==> inputs of run a <==
## reuleaux
module reuleaux(input logic clk, input logic rst_n, input logic [2:0] colour,
                input logic [7:0] centre_x, input logic [6:0] centre_y, input logic [7:0] diameter,
                input logic start, output logic done,
                output logic [7:0] vga_x, output logic [6:0] vga_y,
                output logic [2:0] vga_colour, output logic vga_plot);
export LEC_CHECK = 0
export ABC_AREA = 1
export CAP_MARGIN = 5
export CORE_MARGIN = 2
export CORE_UTILIZATION = 72
export CTS_CLUSTER_SIZE = 56
export HOLD_SLACK_MARGIN = 0.23
export PLACE_DENSITY_LB_ADDON = 0.02
export SETUP_SLACK_MARGIN = -0.34
export SLEW_MARGIN = 20
create_clock -name core_clock -period 4.85 [get_ports {clk}]
run.sh (not shown) runs the stock make flow with config.mk's settings and CLKGATE_MAP_FILE=.
==> inputs of run b, as changes to run a <==
ABC_AREA = unset   (was 1)
CAP_MARGIN = 20   (was 5)
CORE_UTILIZATION = 53   (was 72)
CTS_CLUSTER_SIZE = unset   (was 56)
HOLD_SLACK_MARGIN = unset   (was 0.23)
PLACE_DENSITY_LB_ADDON = unset   (was 0.02)
SETUP_SLACK_MARGIN = unset   (was -0.34)
==> flow/constraint.sdc (replaced) <==
create_clock -name core_clock -period 17.5 [get_ports {clk}]
set_input_delay 3.5000 -clock core_clock [delete_from_list [all_inputs] [get_ports {clk}]]
set_output_delay 3.5000 -clock core_clock [all_outputs]
set_load 0.01 [all_outputs]
==> inputs of run c, as changes to run a <==
ABC_AREA = unset   (was 1)
CAP_MARGIN = 20   (was 5)
CORE_ASPECT_RATIO = 1.18   (was unset)
CTS_CLUSTER_SIZE = unset   (was 56)
HOLD_SLACK_MARGIN = unset   (was 0.23)
PLACE_DENSITY = 0.66   (was unset)
PLACE_DENSITY_LB_ADDON = unset   (was 0.02)
SETUP_SLACK_MARGIN = -2.0   (was -0.34)
==> flow/constraint.sdc (replaced) <==
create_clock -name core_clock -period 29.0 [get_ports {clk}]
set_input_delay 5.8000 -clock core_clock [delete_from_list [all_inputs] [get_ports {clk}]]
set_output_delay 5.8000 -clock core_clock [all_outputs]
set_load 0.01 [all_outputs]
==> notes <==
Run b completed and failed the layout checks on negative setup slack. Run a died in global routing with GRT-0116. Run c finished but failed the layout checks on negative setup slack.
In run c the first-iteration DRC count is larger than in run b, by 36%.
In flip-flop count, run b and run c do not differ.
Area after synthesis: run a is larger than run b (3.3%).
Between run c and run b, the lower routed wire length is in run c (gap about 11%, measured against run b).
Between run c and run b, the lower final cell count is in run c (gap 14%, measured against run b).
Against run b, the register-to-register slack of run c is higher by 11000 ps.
Between run b and run c, the lower final area is in run c (gap 19%, measured against run c).

* * *

==> inputs of build 95 <==
==> flow/design.v <==
module circle(input logic clk, input logic rst_n, input logic [2:0] colour,
              input logic [7:0] centre_x, input logic [6:0] centre_y, input logic [7:0] radius,
              input logic start, output logic done,
              output logic [7:0] vga_x, output logic [6:0] vga_y,
              output logic [2:0] vga_colour, output logic vga_plot);
logic y_increment, x_increment, crit1_increment, crit2_increment, loop_start, plot;
logic [9:0] offset_x, next_vgax, offset_y, next_vgay, crit;
logic [3:0] state, next_state, which_octant; 
assign vga_colour = colour; 
localparam x_dimension = 159; 
localparam y_dimension = 119;  
localparam RESET = 4'b0000;
localparam START_DRAWING = 4'b0001;
localparam BIG_LOOP = 4'b0010;
localparam OCTANT_1 = 4'b0011;
localparam OCTANT_2 = 4'b0100;
localparam OCTANT_3 = 4'b0101;
localparam OCTANT_4 = 4'b0110;
localparam OCTANT_5 = 4'b0111;
localparam OCTANT_6 = 4'b1000;
localparam OCTANT_7 = 4'b1001;
localparam OCTANT_8 = 4'b1010;
localparam INCREMENT_Y = 4'b1011;
localparam INCREMENT_CRIT1 = 4'b1100;
localparam INCREMENT_CRIT2 = 4'b1101;
localparam DONE_ALL = 4'b1110;
always_ff @(posedge clk or negedge rst_n) begin 
	if(!rst_n) state = RESET; 
	else state = next_state; 
end  
always_comb begin 
	if (plot ==1 && $signed(next_vgax) >= 0 && $signed(next_vgax) <= x_dimension && $signed(next_vgay) >= 0 && $signed(next_vgay) <= y_dimension)
		vga_plot = 1;
	else vga_plot = 0;
end
always_ff @(posedge clk) begin
	if(loop_start == 1) offset_y <= 10'd0; 
	else if (y_increment) offset_y <= offset_y + 10'd1;
	else offset_y <= offset_y;
end
always_ff @ (posedge clk) begin
	if(loop_start == 1) offset_x <= radius;
	else if (x_increment) offset_x <= offset_x - 10'd1;
	else offset_x <= offset_x;
end
always_ff @ (posedge clk) begin
	if(loop_start == 1) crit <= 10'd1 - radius;
	else if (crit1_increment) crit <= crit + (10'd2 * offset_y) + 10'd1; 
	else if (crit2_increment) crit <= crit + (10'd2 * (offset_y - offset_x)) + 10'd1;
	else crit <= crit;
end  
always_ff @(posedge clk) begin 
	if (loop_start == 1) begin
		next_vgax = centre_x + radius;
		next_vgay = centre_y; end
	else
	case(which_octant) 
	4'd1: begin
		next_vgax = centre_x + offset_x;
		next_vgay = centre_y + offset_y; end
	4'd2: begin
		next_vgax = centre_x + offset_y;
		next_vgay = centre_y + offset_x; end
	4'd3: begin
		next_vgax = centre_x - offset_x;
		next_vgay = centre_y + offset_y; end
	4'd4: begin
		next_vgax = centre_x - offset_y;
		next_vgay = centre_y + offset_x; end
	4'd5: begin
		next_vgax = centre_x - offset_x;
		next_vgay = centre_y - offset_y; end
	4'd6: begin
		next_vgax = centre_x - offset_y;
		next_vgay = centre_y - offset_x; end
	4'd7: begin
		next_vgax = centre_x + offset_x;
		next_vgay = centre_y - offset_y; end
	4'd8: begin
		next_vgax = centre_x + offset_y;
		next_vgay = centre_y - offset_x; end
	default:  begin
		next_vgax = next_vgax;
		next_vgay = next_vgay; end
	endcase
end  
assign vga_x = next_vgax[7:0];
assign vga_y = next_vgay[6:0];
always_comb begin
	case(state)
	RESET: begin
		if (start) begin
			next_state = START_DRAWING; 
			end
		else next_state = RESET;
		end
	START_DRAWING: begin 
			next_state = BIG_LOOP; end 
	BIG_LOOP: begin  
			if ($signed(offset_y) <= $signed(offset_x)) next_state = OCTANT_1;  
			else next_state = DONE_ALL; 
		end
	OCTANT_1: next_state = OCTANT_2; 
	OCTANT_2: next_state = OCTANT_3;  
	OCTANT_3: next_state = OCTANT_4; 
	OCTANT_4: next_state = OCTANT_5; 
	OCTANT_5: next_state = OCTANT_6; 
	OCTANT_6: next_state = OCTANT_7;  
	OCTANT_7: next_state = OCTANT_8; 
	OCTANT_8: next_state = INCREMENT_Y; 
	INCREMENT_Y: next_state = INCREMENT_CRIT1; 
	INCREMENT_CRIT1: begin 
		if($signed(crit) <= 0) next_state = BIG_LOOP; 
		else next_state = INCREMENT_CRIT2;  
		end
	INCREMENT_CRIT2: next_state = BIG_LOOP; 
	DONE_ALL: next_state = DONE_ALL;  
	default: next_state = RESET;  
	endcase
end  
always_comb begin
	case(state) 
	RESET: begin
		loop_start = 0;
		which_octant = 0;
		plot = 0;
		x_increment = 0;
		y_increment = 0;
		crit1_increment = 0;
		crit2_increment  = 0;
		done = 0;
		end
	START_DRAWING: begin
		loop_start = 1;
		which_octant = 0;
		plot = 0;
		x_increment = 0;
		y_increment = 0;
		crit1_increment = 0;
		crit2_increment  = 0;
		done = 0;
		end
	BIG_LOOP: begin
		loop_start = 0;
		which_octant = 0;
		plot = 0;
		x_increment = 0;
		y_increment = 0;
		crit1_increment = 0;
		crit2_increment  = 0;
		done = 0;
		end
	OCTANT_1: begin
		loop_start = 0;
		which_octant = 4'd1;
		plot = 1;
		x_increment = 0;
		y_increment = 0;
		crit1_increment = 0;
		crit2_increment  = 0;
		done = 0;
		end
	OCTANT_2: begin
		loop_start = 0;
		which_octant = 4'd2;
		plot = 1;
		x_increment = 0;
		y_increment = 0;
		crit1_increment = 0;
		crit2_increment  = 0;
		done = 0;
		end
	OCTANT_3: begin
		loop_start = 0;
		which_octant = 4'd3;
		plot = 1;
		x_increment = 0;
		y_increment = 0;
		crit1_increment = 0;
		crit2_increment  = 0;
		done = 0;
		end
	OCTANT_4: begin
		loop_start = 0;
		which_octant = 4'd4;
		plot = 1;
		x_increment = 0;
		y_increment = 0;
		crit1_increment = 0;
		crit2_increment  = 0;
		done = 0;
		end
	OCTANT_5: begin
		loop_start = 0;
		which_octant = 4'd5;
		plot = 1;
		x_increment = 0;
		y_increment = 0;
		crit1_increment = 0;
		crit2_increment  = 0;
		done = 0;
		end
	OCTANT_6: begin
		loop_start = 0;
		which_octant = 4'd6;
		plot = 1;
		x_increment = 0;
		y_increment = 0;
		crit1_increment = 0;
		crit2_increment  = 0;
		done = 0;
		end
	OCTANT_7: begin
		loop_start = 0;
		which_octant = 4'd7;
		plot = 1;
		x_increment = 0;
		y_increment = 0;
		crit1_increment = 0;
		crit2_increment  = 0;
		done = 0;
		end
	OCTANT_8: begin
		loop_start = 0;
		which_octant = 4'd8;
		plot = 1;
		x_increment = 0;
		y_increment = 0;
		crit1_increment = 0;
		crit2_increment  = 0;
		done = 0;
		end
	INCREMENT_Y: begin
		loop_start = 0;
		which_octant = 4'd8;
		plot = 1;
		x_increment = 0;
		y_increment = 1;
		crit1_increment = 0;
		crit2_increment  = 0;
		done = 0;
		end
	INCREMENT_CRIT1: begin
		if($signed(crit) <= 0) begin crit1_increment = 1; x_increment = 0; end 
		else begin x_increment = 1; crit1_increment = 0; end  
		loop_start = 0;
		which_octant = 0;
		plot = 0;
		y_increment = 0;
		crit2_increment  = 0;
		done = 0;
		end
	INCREMENT_CRIT2: begin
		loop_start = 0;
		which_octant = 0;
		plot = 0;
		x_increment = 0;
		y_increment = 0;
		crit1_increment = 0;
		crit2_increment  = 1;
		done = 0;
		end
	DONE_ALL: begin
		loop_start = 0;
		which_octant = 0;
		plot = 0;
		x_increment = 0;
		y_increment = 0;
		crit1_increment = 0;
		crit2_increment  = 0;
		done = 1;
		end
	default:  begin
		loop_start = 0;
		which_octant = 0;
		plot = 0;
		x_increment = 0;
		y_increment = 0;
		crit1_increment = 0;
		crit2_increment  = 0;
		done = 0;
		end
	endcase
end  
endmodule
module reuleaux(input logic clk, input logic rst_n, input logic [2:0] colour,
                input logic [7:0] centre_x, input logic [6:0] centre_y, input logic [7:0] diameter,
                input logic start, output logic done,
                output logic [7:0] vga_x, output logic [6:0] vga_y,
                output logic [2:0] vga_colour, output logic vga_plot);
localparam RESET = 4'b0000;
localparam CIRCLE_1 = 4'b0001;
localparam CIRCLE_2 = 4'b0010;
localparam CIRCLE_3 = 4'b0011;
localparam DONE = 4'b0100;
logic [7:0] corner_x1, corner_y1, corner_x2, corner_y2, corner_x3, corner_y3;
logic circle_1_start, circle_2_start, circle_3_start, circle_1_done, circle_2_done, circle_3_done, circle_1_plot, circle_2_plot, circle_3_plot; 
logic [7:0] circle_1_x, circle_2_x, circle_3_x;
logic [6:0] circle_1_y, circle_2_y, circle_3_y;
logic [3:0] state, next_state;
logic [2:0] circle_1_colour_out, circle_2_colour_out, circle_3_colour_out;
assign vga_colour = colour; 
assign corner_x1 = centre_x + (diameter / 2); 
assign corner_y1 = centre_y + (((diameter * 978122)/564719)/6);
assign corner_x2 = centre_x - (diameter / 2);
assign corner_y2 = centre_y + (((diameter * 978122)/564719)/6);
assign corner_x3 = centre_x;
assign corner_y3 = centre_y - (((diameter * 978122)/564719)/3);
circle circle_1(.clk(clk), .rst_n(rst_n),  .colour(colour),
	.centre_x(corner_x1), .centre_y(corner_y1), .radius(diameter),
	 .start(circle_1_start), .done(circle_1_done), .vga_x(circle_1_x), .vga_y(circle_1_y), 
	.vga_colour(circle_1_colour_out), .vga_plot(circle_1_plot) );
circle circle_2(.clk(clk), .rst_n(rst_n),  .colour(colour),
	.centre_x(corner_x2), .centre_y(corner_y2), .radius(diameter),
	 .start(circle_2_start), .done(circle_2_done), .vga_x(circle_2_x), .vga_y(circle_2_y), 
	.vga_colour(circle_2_colour_out), .vga_plot(circle_2_plot) );
circle circle_3(.clk(clk), .rst_n(rst_n),  .colour(colour),
	.centre_x(corner_x3), .centre_y(corner_y3), .radius(diameter),
	 .start(circle_3_start), .done(circle_3_done), .vga_x(circle_3_x), .vga_y(circle_3_y), 
	.vga_colour(circle_3_colour_out), .vga_plot(circle_3_plot) );
always_comb begin 
	if (circle_1_plot ==1 
			&& $signed(circle_1_x) >= $signed(0) 
			&& $signed(circle_1_x) <= $signed(corner_x3) 
			&& (circle_1_y) >= (corner_y3) 
			&& (circle_1_y) <= (corner_y2) 
		) begin
		vga_x = circle_1_x;
		vga_y = circle_1_y;
		vga_plot = circle_1_plot;
		end
	else if (circle_2_plot == 1 
			&& $signed(circle_2_x) >= $signed(corner_x3)
			&& $signed(circle_2_x) <= $signed(corner_x1) 
			&& (circle_2_y) >= (corner_y3) 
			&& (circle_2_y) <= (corner_y1) 
		) begin
		vga_x = circle_2_x;
		vga_y = circle_2_y;
		vga_plot = circle_2_plot;
		end
	else if (circle_3_plot == 1
			&& $signed(circle_3_x) >= $signed(corner_x2)
			&& $signed(circle_3_x) <= $signed(corner_x1)
			&& (circle_3_y) >= (corner_y3) 
			&& (circle_3_y) <= (corner_y1 + diameter) 
			) begin
		vga_x = circle_3_x;
		vga_y = circle_3_y;
		vga_plot = circle_3_plot;
		end
	else begin 
		vga_x = 0;
		vga_y = 0;
		vga_plot = 0;
		end
end
always_ff @(posedge clk or negedge rst_n) begin 
	if(!rst_n) state = RESET; 
	else state = next_state; 
end  
always_comb begin
	case(state)
	RESET: begin
		if (start) next_state = CIRCLE_1;
		else next_state = RESET;
		end
	CIRCLE_1: begin
		if (circle_1_done) next_state = CIRCLE_2;
		else next_state = CIRCLE_1;
		end
	CIRCLE_2: begin
		if (circle_2_done) next_state = CIRCLE_3;
		else next_state = CIRCLE_2;
		end
	CIRCLE_3: begin
		if (circle_3_done) next_state = DONE;
		else next_state = CIRCLE_3;
		end
	DONE: next_state = DONE;
	default: next_state = RESET;
	endcase
end
always_comb begin  
	case(state)
	RESET: begin
		circle_1_start = 0;
		circle_2_start = 0;
		circle_3_start = 0;
		done = 0; end
	CIRCLE_1:  begin
		circle_1_start = 1;
		circle_2_start = 0;
		circle_3_start = 0;
		done = 0; end
	CIRCLE_2: begin
		circle_1_start = 0;
		circle_2_start = 1;
		circle_3_start = 0;
		done = 0; end
	CIRCLE_3: begin
		circle_1_start = 0;
		circle_2_start = 0;
		circle_3_start = 1;
		done = 0; end
	DONE: begin
		circle_1_start = 0;
		circle_2_start = 0;
		circle_3_start = 0;
		done = 1; end
	default:  begin
		circle_1_start = 0;
		circle_2_start = 0;
		circle_3_start = 0;
		done = 0; end
	endcase
end  
endmodule
==> flow/run.sh <==
#!/bin/bash
# the make line also repeats each setting of config.mk as NAME=value (left out here)
make -C /OpenROAD-flow-scripts/flow DESIGN_CONFIG=/design/flow/config.mk WORK_HOME=/design/flow/orfs CLKGATE_MAP_FILE= finish
==> flow/config.mk <==
export PLATFORM = sky130hd
export DESIGN_NAME = reuleaux
export DESIGN_NICKNAME = reuleaux
export VERILOG_FILES = /design/flow/design.v
export SDC_FILE = /design/flow/constraint.sdc
export NUM_CORES = 4
export LEC_CHECK = 0
export CAP_MARGIN = 20
export CORE_MARGIN = 2
export CORE_UTILIZATION = 69
export CTS_CLUSTER_DIAMETER = 391
export CTS_CLUSTER_SIZE = 98
export PLACE_DENSITY = 0.43
export SLEW_MARGIN = 20
export TNS_END_PERCENT = 15
==> flow/constraint.sdc <==
create_clock -name core_clock -period 17.5 [get_ports {clk}]
set_input_delay 3.5000 -clock core_clock [delete_from_list [all_inputs] [get_ports {clk}]]
set_output_delay 3.5000 -clock core_clock [all_outputs]
set_load 0.01 [all_outputs]
==> trial 37 (differences from build 95) <==
Settings changed: ABC_AREA set to 1, CORE_UTILIZATION 69 to 72, CTS_CLUSTER_DIAMETER 391 to not set, CTS_CLUSTER_SIZE 98 to not set, PLACE_DENSITY 0.43 to not set, TNS_END_PERCENT 15 to not set.
==> flow/constraint.sdc (replaced) <==
create_clock -name core_clock -period 35.2 [get_ports {clk}]
set_input_delay 7.0400 -clock core_clock [delete_from_list [all_inputs] [get_ports {clk}]]
set_output_delay 7.0400 -clock core_clock [all_outputs]
set_load 0.01 [all_outputs]
==> build 64 (differences from build 95) <==
Settings changed: CORE_UTILIZATION 69 to 61, CTS_CLUSTER_DIAMETER 391 to not set, CTS_CLUSTER_SIZE 98 to not set, PLACE_DENSITY 0.43 to not set, SETUP_SLACK_MARGIN set to 5.0, TNS_END_PERCENT 15 to not set.
==> flow/constraint.sdc (replaced) <==
create_clock -name core_clock -period 20.3 [get_ports {clk}]
set_input_delay 4.0600 -clock core_clock [delete_from_list [all_inputs] [get_ports {clk}]]
set_output_delay 4.0600 -clock core_clock [all_outputs]
set_load 0.01 [all_outputs]
==> summary of the runs <==
Against trial 37, the cell area of build 64 is higher by about 24%.
Of build 95 and trial 37, build 95 has the higher die size (gap about 1%, measured against trial 37).
Sequential cell count is the same in build 64 and trial 37.
Via count: trial 37 is smaller than build 64 (about 4.6%).
Setup slack: build 64 is worse than trial 37 (7100 ps).
Critical path depth: build 64 is lower than trial 37 (25).
In build 64 the utilization is higher than in trial 37, by 6.5 points.
Trial 37 ran to the end with no violations. Build 64 ran to the end with violations: negative setup slack. Build 95 ended with an error in global routing with GRT-0232.
Between trial 37 and build 64, the lower clock skew is in trial 37 (gap 5.6 ps).
Between build 64 and trial 37, the lower first-iteration DRC count is in trial 37 (gap 3.5%, measured against trial 37).
